build 60:
==> flow/design.v (excerpt) <==
module alu16_top(clk, valA, valB, aluop, sub, lr, cc, result);
For scale: about 850 cells after synthesis, about 59 I/O pins, about 0.0067 sq mm of cells after synthesis.
export LEC_CHECK = 0
export CAP_MARGIN = 40
export CORE_MARGIN = 2
export CORE_UTILIZATION = 70
export CTS_CLUSTER_DIAMETER = 246
export CTS_CLUSTER_SIZE = 17
export HOLD_SLACK_MARGIN = -0.08
export PLACE_DENSITY = 0.69
export SLEW_MARGIN = 20
create_clock -name core_clock -period 2.27 [get_ports {clk}]
run.sh (not shown) runs the stock make flow with config.mk's settings and CLKGATE_MAP_FILE=.
The log for build 60 ends in 3_5_place_dp with error DPL-0038, so the run never completed.
#### Input delta (build 22 over build 60)
Settings: CAP_MARGIN now 20, was 40; CORE_UTILIZATION now 40, was 70; PLACE_DENSITY no longer set, was 0.69; HOLD_SLACK_MARGIN no longer set, was -0.08; CTS_CLUSTER_SIZE no longer set, was 17; CTS_CLUSTER_DIAMETER no longer set, was 246; the clock period (ns, I/O delays scaled along) now 4.7, was 2.27.
Findings:
Build 22: all stages complete, timing, DRC and antenna checks passed. Build 60 never completed, since it errored out during 3_5_place_dp. The lower die boundary height of build 22 and build 60 is in build 60. Compared to build 60, build 22 was floorplanned on a bigger die. Comparing build 60 against build 22, there is no change at all in async set or reset register ratio after synthesis. Higher area of the core region goes to build 22 over build 60. Number of placed I/O pins of build 22 is on par with build 60. Reported for build 22 and build 60, synthesized area turned out identical to the last digit. Measured against build 22, the final weighted congestion in routability-driven placement of build 60 comes out at 1.2 times the reference value. Area figure in the yosys stat output: build 22 vs build 60 identical. X dimension of the die, build 22 and build 60: higher on build 22. Compared to build 60, build 22 has site row count about 34% higher.
#### Input delta (build 47 over build 22)
Settings: changing CORE_UTILIZATION from 40 to 57; setting SETUP_SLACK_MARGIN to -0.3 for the first time; setting CTS_CLUSTER_SIZE to 64 for the first time; changing the clock period (ns, I/O delays scaled along) from 4.7 to 3.41.
Build 22: no failed stages, no open violations at the end. Ran to the end and failed final checks on setup timing: build 47. Build 47 ended with less data required time of the critical path than build 22. Top-level I/O count came out exactly the same in build 22 and build 47. Of build 47 and build 22, it is build 47 that has the higher overall routed net length. Leakage power figure: higher on build 47. Against build 22, build 47 comes in 1665 higher on number of global-route vias before repair. Going from build 22 to build 47, slack of the critical path shrinks by 0.72 ns. Build 47 reports a lower number of core rows than build 22 does.
[inputs] build 53 vs build 47
Settings: an added CTS_CLUSTER_DIAMETER of 41; a change of SETUP_SLACK_MARGIN from -0.3 to -0.33; a change of CORE_UTILIZATION from 57 to 63; a deleted CTS_CLUSTER_SIZE that had been 64; a change of the clock period (ns, I/O delays scaled along) from 3.41 to 4.0.
==> results <==
STATUS run=build 53 STAGES=ALL_DONE FINAL_CHECKS=FAILED CAUSE=setup timing. Build 53 against build 47: worst hold path cell count went up, final critical path time including I/O delays and setup went up. Global routing met2 resource utilization down 2.7 points in build 53 wrt build 47. Taking build 47 as the reference, in build 53 routed wire length decreased by 19% relative to the old numbers; setup TNS after final layout up 0.28 ns; number of fill cells rose by 90. Relative to build 47, standard-cell row count has gone down in build 53. Looking at hold slack across both flows, build 53 is the stronger of the two, with build 47 trailing.

---

Setup of run Z:
Starting RTL as in the previous note.
clock: 6.38 ns
lec_check: 0
abc_area: 1
cap_margin: 20
core_aspect_ratio: 1.78
core_margin: 2
core_utilization: 57
gpl_routability_driven: 1
gpl_timing_driven: 0
min_routing_layer: met1
place_density_lb_addon: 0.14
setup_slack_margin: 1.23
slew_margin: 20
Run Z ended with every stage complete and zero timing, DRC or antenna violations.
--- input diff run Z..run A ---
Settings: removing GPL_TIMING_DRIVEN (formerly 0); changing CORE_UTILIZATION from 57 to 66; changing CORE_ASPECT_RATIO from 1.78 to 1.17; removing SETUP_SLACK_MARGIN (formerly 1.23); removing PLACE_DENSITY_LB_ADDON (formerly 0.14); changing ABC_AREA from 1 to 0; changing the clock period (ns, I/O delays scaled along) from 6.38 to 3.61.
[summary]
- The remaining runs in run Z and run A completed every stage, whereas run A halted early.
- Status: run A FAILED at clock tree synthesis (4_1_cts) (tool error)
- When run A is measured against run Z, its post-synthesis share of cell area spent on xor and xnor gates turns out 1.3 points higher.
- Comparing horizontal die dimension for run Z and run A, the smaller number came from run Z.
- From run Z to run A the numbers moved as follows: die area -3.6%, synthesized area +about 12%, synthesized cell count -12%.
- When run A is measured against run Z, its height of the chip turns out 28 um lower.
- Run A vs run Z — core utilization at floorplan rose 10 points.
- Run A vs. run Z: fraction of the mapped netlist area in simple logic gates went down by 26 points.
- Diff run Z and run A: average footprint of a synthesized cell lower in run Z
- Between run Z and run A, the post-synthesis chip area from yosys is higher for run A.
- Across both runs, unique cell type count in the Yosys netlist was higher for run A than for run Z.
Power and IR drop assume default switching activity.
